Design top_module, start of the top module:
module top_module(
    input  wire        clkr,
    input  wire        rst,
    input  wire        rxr,
    input  wire [4:0]  btnr,
    output wire        spr,
    output wire [7:0]  hr,
    output wire [7:0]  mr,
    output wire [4:0]  date,
    output wire [4:0]  month,
    output wire [7:0]  year,
    output wire [6:0]  seg,
    output wire [3:0]  an,
    output wire        dp
);
    reg [4:0] btnr_prev;
    reg [4:0] btnr_sync;
    wire btn_time_edge;
    wire btn_date_edge;
    wire btn_stopwatch;
    wire btn_sw_reset;       
    wire btn_sw_startstop;   
    always @(posedge clkr) begin
        if (rst) begin
            btnr_sync <= 5'b0;
            btnr_prev <= 5'b0;
        end else begin
            btnr_sync <= btnr;
            btnr_prev <= btnr_sync;
        end
    end
    assign btn_time_edge = btnr_sync[0] && !btnr_prev[0];
    assign btn_date_edge = btnr_sync[1] && !btnr_prev[1];
    assign btn_stopwatch = btnr_sync[2];   
    assign btn_sw_reset = btnr_sync[3] && !btnr_prev[3];      
    assign btn_sw_startstop = btnr_sync[4] && !btnr_prev[4];  
    reg tx_start;
    reg [7:0] tx_data;
    wire tx_busy;
    wire tx_out;
    uart_tx #(
        .BAUD_RATE(9600),
        .CLOCK_FREQ(153_600)
    ) uart_tx_inst (
        .clk(clkr),
        .rst(rst),
        .tx_start(tx_start),
        .tx_data(tx_data),
        .tx(tx_out),
        .tx_busy(tx_busy)
    );
    assign spr = tx_out;
    reg [1:0] tx_state;
    localparam TX_IDLE = 0, TX_WAIT_BUSY = 1, TX_WAIT_DONE = 2;
    always @(posedge clkr) begin
        if (rst) begin
            tx_state <= TX_IDLE;
            tx_start <= 0;
        end else
        case(tx_state)
            TX_IDLE: begin
                tx_start <= 0;
                if (btn_time_edge) begin
                    tx_data <= 8'd0;
                    tx_start <= 1;
                    tx_state <= TX_WAIT_BUSY;
                end
  ...
Size: roughly 160 flip-flops, roughly 55 I/O pins, about 0.010 mm^2 of cells after synthesis.
Settings: LEC_CHECK=0, ABC_AREA=0, CAP_MARGIN=20, CELL_PAD_IN_SITES_DETAIL_PLACEMENT=2, CELL_PAD_IN_SITES_GLOBAL_PLACEMENT=1, CORE_MARGIN=10, CORE_UTILIZATION=30, GPL_ROUTABILITY_DRIVEN=0, GPL_TIMING_DRIVEN=0, HOLD_SLACK_MARGIN=-0.09, MAX_ROUTING_LAYER=met5, MIN_ROUTING_LAYER=met1, PLACE_DENSITY=0.41, SETUP_SLACK_MARGIN=-0.21, SLEW_MARGIN=25, TNS_END_PERCENT=85; clock period 9.04 ns.
run.sh (not shown) runs the stock make flow with config.mk's settings and CLKGATE_MAP_FILE=.
==> next run, changes <==
ABC_AREA = 1   (was 0)
CELL_PAD_IN_SITES_DETAIL_PLACEMENT = not set   (was 2)
CELL_PAD_IN_SITES_GLOBAL_PLACEMENT = not set   (was 1)
CORE_MARGIN = 2   (was 10)
CORE_UTILIZATION = 66   (was 30)
GPL_ROUTABILITY_DRIVEN = not set   (was 0)
GPL_TIMING_DRIVEN = not set   (was 0)
HOLD_SLACK_MARGIN = not set   (was -0.09)
MAX_ROUTING_LAYER = not set   (was met5)
MIN_ROUTING_LAYER = not set   (was met1)
PLACE_DENSITY = not set   (was 0.41)
SETUP_SLACK_MARGIN = not set   (was -0.21)
SLEW_MARGIN = 20   (was 25)
TNS_END_PERCENT = not set   (was 85)
clock period = 5.03 ns   (was 9.04 ns; I/O delays follow)
After rerunning: With this change the flow completed, yet does not pass: negative setup slack; non-clock buffer count goes up by 109; clock power rises by about 70%; area after synthesis decreases by 3.2%; design area goes up by 6.7%; global-route usage goes up by 15 points; power increases to 2.6 times its value; die area came out lower by about 60%; setup slack got worse by 1.1 ns; clock skew stays flat; via count increases by 13%.
==> next run, changes <==
CORE_UTILIZATION = 65   (was 66)
clock period = 4.95 ns   (was 5.03 ns; I/O delays follow)
What happened:
- The changed run finished but fails on negative setup slack
- clock skew barely changes
- synthesized area does not change
- via count came out higher by 0.98%
- non-clock buffer count came out higher by 7
- critical path depth came out lower by 3
- design area came out higher by 1.8%
- total power came out higher by 8.8%
- hold slack barely changes
- clock-buffer cell count came out higher by 1
==> next run, changes <==
CTS_CLUSTER_DIAMETER = 227   (was not set)
PLACE_DENSITY = 0.35   (was not set)
clock period = 4.92 ns   (was 4.95 ns; I/O delays follow)
=> The changed run completed, yet does not pass: negative setup slack; setup slack gets better by 0.24 ns; core utilization shrinks by 0.49 points; sequential share of layout area grows by 0.17 points; routed wire length shrinks by 5.4%; worst hold slack gets worse by 0.0038 ns; total power shrinks by 5.2%; design area shrinks by 0.57%; final cell count grows by 0.37%; register-to-register slack gets worse by 0.03 ns; clock power shrinks by about 6%.

top_module again, from the RTL that the note above started with.
clock: 5.18 ns
lec_check: 0
abc_area: 1
cap_margin: 20
cell_pad_in_sites_global_placement: 0
core_margin: 2
core_utilization: 70
gpl_routability_driven: 1
gpl_timing_driven: 1
hold_slack_margin: -0.09
place_density: 0.77
slew_margin: 25
tns_end_percent: 60
The baseline finished but fails on setup timing.
Rerun with:
- ABC_AREA: 1 -> not set
- CELL_PAD_IN_SITES_GLOBAL_PLACEMENT: 0 -> not set
- CTS_CLUSTER_SIZE: not set -> 35
- GPL_ROUTABILITY_DRIVEN: 1 -> not set
- GPL_TIMING_DRIVEN: 1 -> not set
- HOLD_SLACK_MARGIN: -0.09 -> not set
- PLACE_DENSITY: 0.77 -> not set
- SLEW_MARGIN: 25 -> 20
- TNS_END_PERCENT: 60 -> not set
- clock period: 5.18 -> 8.14 ns (I/O delays scaled with it)
What happened: Now the flow went through all stages and came out clean. Core utilization came out lower by 13 points. Die area came out higher by 3.2%. Total power came out lower by 61%. Setup slack gains 2400 ps. Cell area came out lower by 11%. First-iteration DRC count came out lower by 70%. Final cell count came out lower by 21%. Routed wire length came out lower by 37%.
Rerun with:
- ABC_AREA: not set -> 1
- CORE_UTILIZATION: 70 -> 65
- CTS_CLUSTER_SIZE: 35 -> not set
- clock period: 8.14 -> 6.97 ns (I/O delays scaled with it)
Outcome: The changed run completed without violations; total power increases by 50%; worst hold slack degrades by 20 ps; global-route usage decreases by 1.7 points; via count increases by 2.4%; utilization decreases by 4.2 points; setup slack degrades by 150 ps.

Starting RTL as in the previous note.
// top_module
module top_module(
    input  wire        clkr,
    input  wire        rst,
    input  wire        rxr,
    input  wire [4:0]  btnr,
    output wire        spr,
    output wire [7:0]  hr,
    output wire [7:0]  mr,
    output wire [4:0]  date,
    output wire [4:0]  month,
    output wire [7:0]  year,
    output wire [6:0]  seg,
    output wire [3:0]  an,
    output wire        dp
);
==> flow/config.mk <==
export PLATFORM = sky130hd
export DESIGN_NAME = top_module
export DESIGN_NICKNAME = top_module
export VERILOG_FILES = /design/flow/design.v
export SDC_FILE = /design/flow/constraint.sdc
export NUM_CORES = 4
export LEC_CHECK = 0
export CAP_MARGIN = 0
export CORE_MARGIN = 2
export CORE_UTILIZATION = 71
export CTS_CLUSTER_DIAMETER = 357
export CTS_CLUSTER_SIZE = 50
export PLACE_DENSITY_LB_ADDON = 0.0
export SETUP_SLACK_MARGIN = -0.62
export SLEW_MARGIN = 20
==> flow/constraint.sdc <==
create_clock -name core_clock -period 7.82 [get_ports {clkr}]
set_input_delay 1.5640 -clock core_clock [delete_from_list [all_inputs] [get_ports {clkr}]]
set_output_delay 1.5640 -clock core_clock [all_outputs]
set_load 0.01 [all_outputs]
The starting point finished but fails on setup timing.
==> next run, changes <==
--- a/flow/config.mk
+++ b/flow/config.mk
@@ -8 +8 @@
-export CAP_MARGIN = 0
+export CAP_MARGIN = 20
@@ -10,5 +10 @@
-export CORE_UTILIZATION = 71
-export CTS_CLUSTER_DIAMETER = 357
-export CTS_CLUSTER_SIZE = 50
-export PLACE_DENSITY_LB_ADDON = 0.0
-export SETUP_SLACK_MARGIN = -0.62
+export CORE_UTILIZATION = 59
==> flow/constraint.sdc (replaced) <==
create_clock -name core_clock -period 5.14 [get_ports {clkr}]
set_input_delay 1.0280 -clock core_clock [delete_from_list [all_inputs] [get_ports {clkr}]]
set_output_delay 1.0280 -clock core_clock [all_outputs]
set_load 0.01 [all_outputs]
=>
- The new run finished with setup timing left
- flip-flop count is unchanged
- area after synthesis stays the same
- critical path depth is higher by 4
- worst setup slack degrades by 0.49 ns
- hold slack hardly moves
- total power went up by 51%
- register-to-register slack loses 2.6 ns
- core utilization falls by 5.2 points
==> next run, changes <==
--- a/flow/config.mk
+++ b/flow/config.mk
@@ -10 +10 @@
-export CORE_UTILIZATION = 59
+export CORE_UTILIZATION = 40
==> flow/constraint.sdc (replaced) <==
create_clock -name core_clock -period 8.79 [get_ports {clkr}]
set_input_delay 1.7580 -clock core_clock [delete_from_list [all_inputs] [get_ports {clkr}]]
set_output_delay 1.7580 -clock core_clock [all_outputs]
set_load 0.01 [all_outputs]
This time the run finished clean.
Wire length came out lower by 6.4%.
Design area came out lower by 12%.
Area after synthesis is unchanged.
Worst setup slack improved by 1.4 ns.
Sequential share of layout area came out higher by 3.3 points.
==> next run, changes <==
--- a/flow/config.mk
+++ b/flow/config.mk
@@ -10 +10,2 @@
-export CORE_UTILIZATION = 40
+export CORE_UTILIZATION = 51
+export CTS_CLUSTER_SIZE = 50
@@ -11,0 +13 @@
+export TNS_END_PERCENT = 5
==> flow/constraint.sdc (replaced) <==
create_clock -name core_clock -period 10.0 [get_ports {clkr}]
set_input_delay 2.0000 -clock core_clock [delete_from_list [all_inputs] [get_ports {clkr}]]
set_output_delay 2.0000 -clock core_clock [all_outputs]
set_load 0.01 [all_outputs]
What happened: The new run went through all stages and came out clean. Routed wire length shrinks by 4.5%. Die area shrinks by 21%. Cell area shrinks by 1.0%.

top_module again, from the RTL that the note above started with.
Settings: LEC_CHECK=0, ABC_AREA=1, CAP_MARGIN=20, CORE_MARGIN=2, CORE_UTILIZATION=65, CTS_CLUSTER_SIZE=98, PLACE_DENSITY_LB_ADDON=0.03, SETUP_SLACK_MARGIN=1.45, SLEW_MARGIN=20; clock period 4.95 ns.
The starting point produced a layout that fails on setup timing.
Change:
CTS_CLUSTER_SIZE = 73   (was 98)
SETUP_SLACK_MARGIN = 1.51   (was 1.45)
clock period = 5.22 ns   (was 4.95 ns; I/O delays follow)
After rerunning: The new run completed, yet does not pass: setup timing; total power went down by 1.0%; non-clock buffer count went down by 38; via count went down by 2.9%; cell area went down by 1.5%; die size does not change; clock skew hardly moves; routed wire length went down by 4.7%; sequential power went down by about 5%; setup slack is better by 0.29 ns; sequential cell count stays the same.
Change:
ABC_AREA = not set   (was 1)
CORE_UTILIZATION = 40   (was 65)
CTS_CLUSTER_SIZE = not set   (was 73)
PLACE_DENSITY_LB_ADDON = not set   (was 0.03)
SETUP_SLACK_MARGIN = not set   (was 1.51)
clock period = 10.0 ns   (was 5.22 ns; I/O delays follow)
- This time the run produced a clean layout
- cell area fell by 8.9%
- non-clock buffer count shrinks by 129
- core utilization drops by 38 points
- power is lower by 66%
Change:
CORE_MARGIN = 7   (was 2)
CTS_CLUSTER_SIZE = 48   (was not set)
PLACE_DENSITY = 0.42   (was not set)
SETUP_SLACK_MARGIN = 0.88   (was not set)
TNS_END_PERCENT = 65   (was not set)
Effect: The new run passed the timing, DRC and antenna checks; total power rose by a few percent; wire length rose by a few percent; area after synthesis stays the same; setup slack gains 0.22 ns; final cell count barely changes; utilization rose by 0.12 points; die size rose by roughly a tenth; design area stays flat; global-route usage fell by 1.4 points; sequential share of layout area hardly moves; clock-buffer cell count fell by 4.
No activity file was given, so power comes from the tool's default toggle rates.
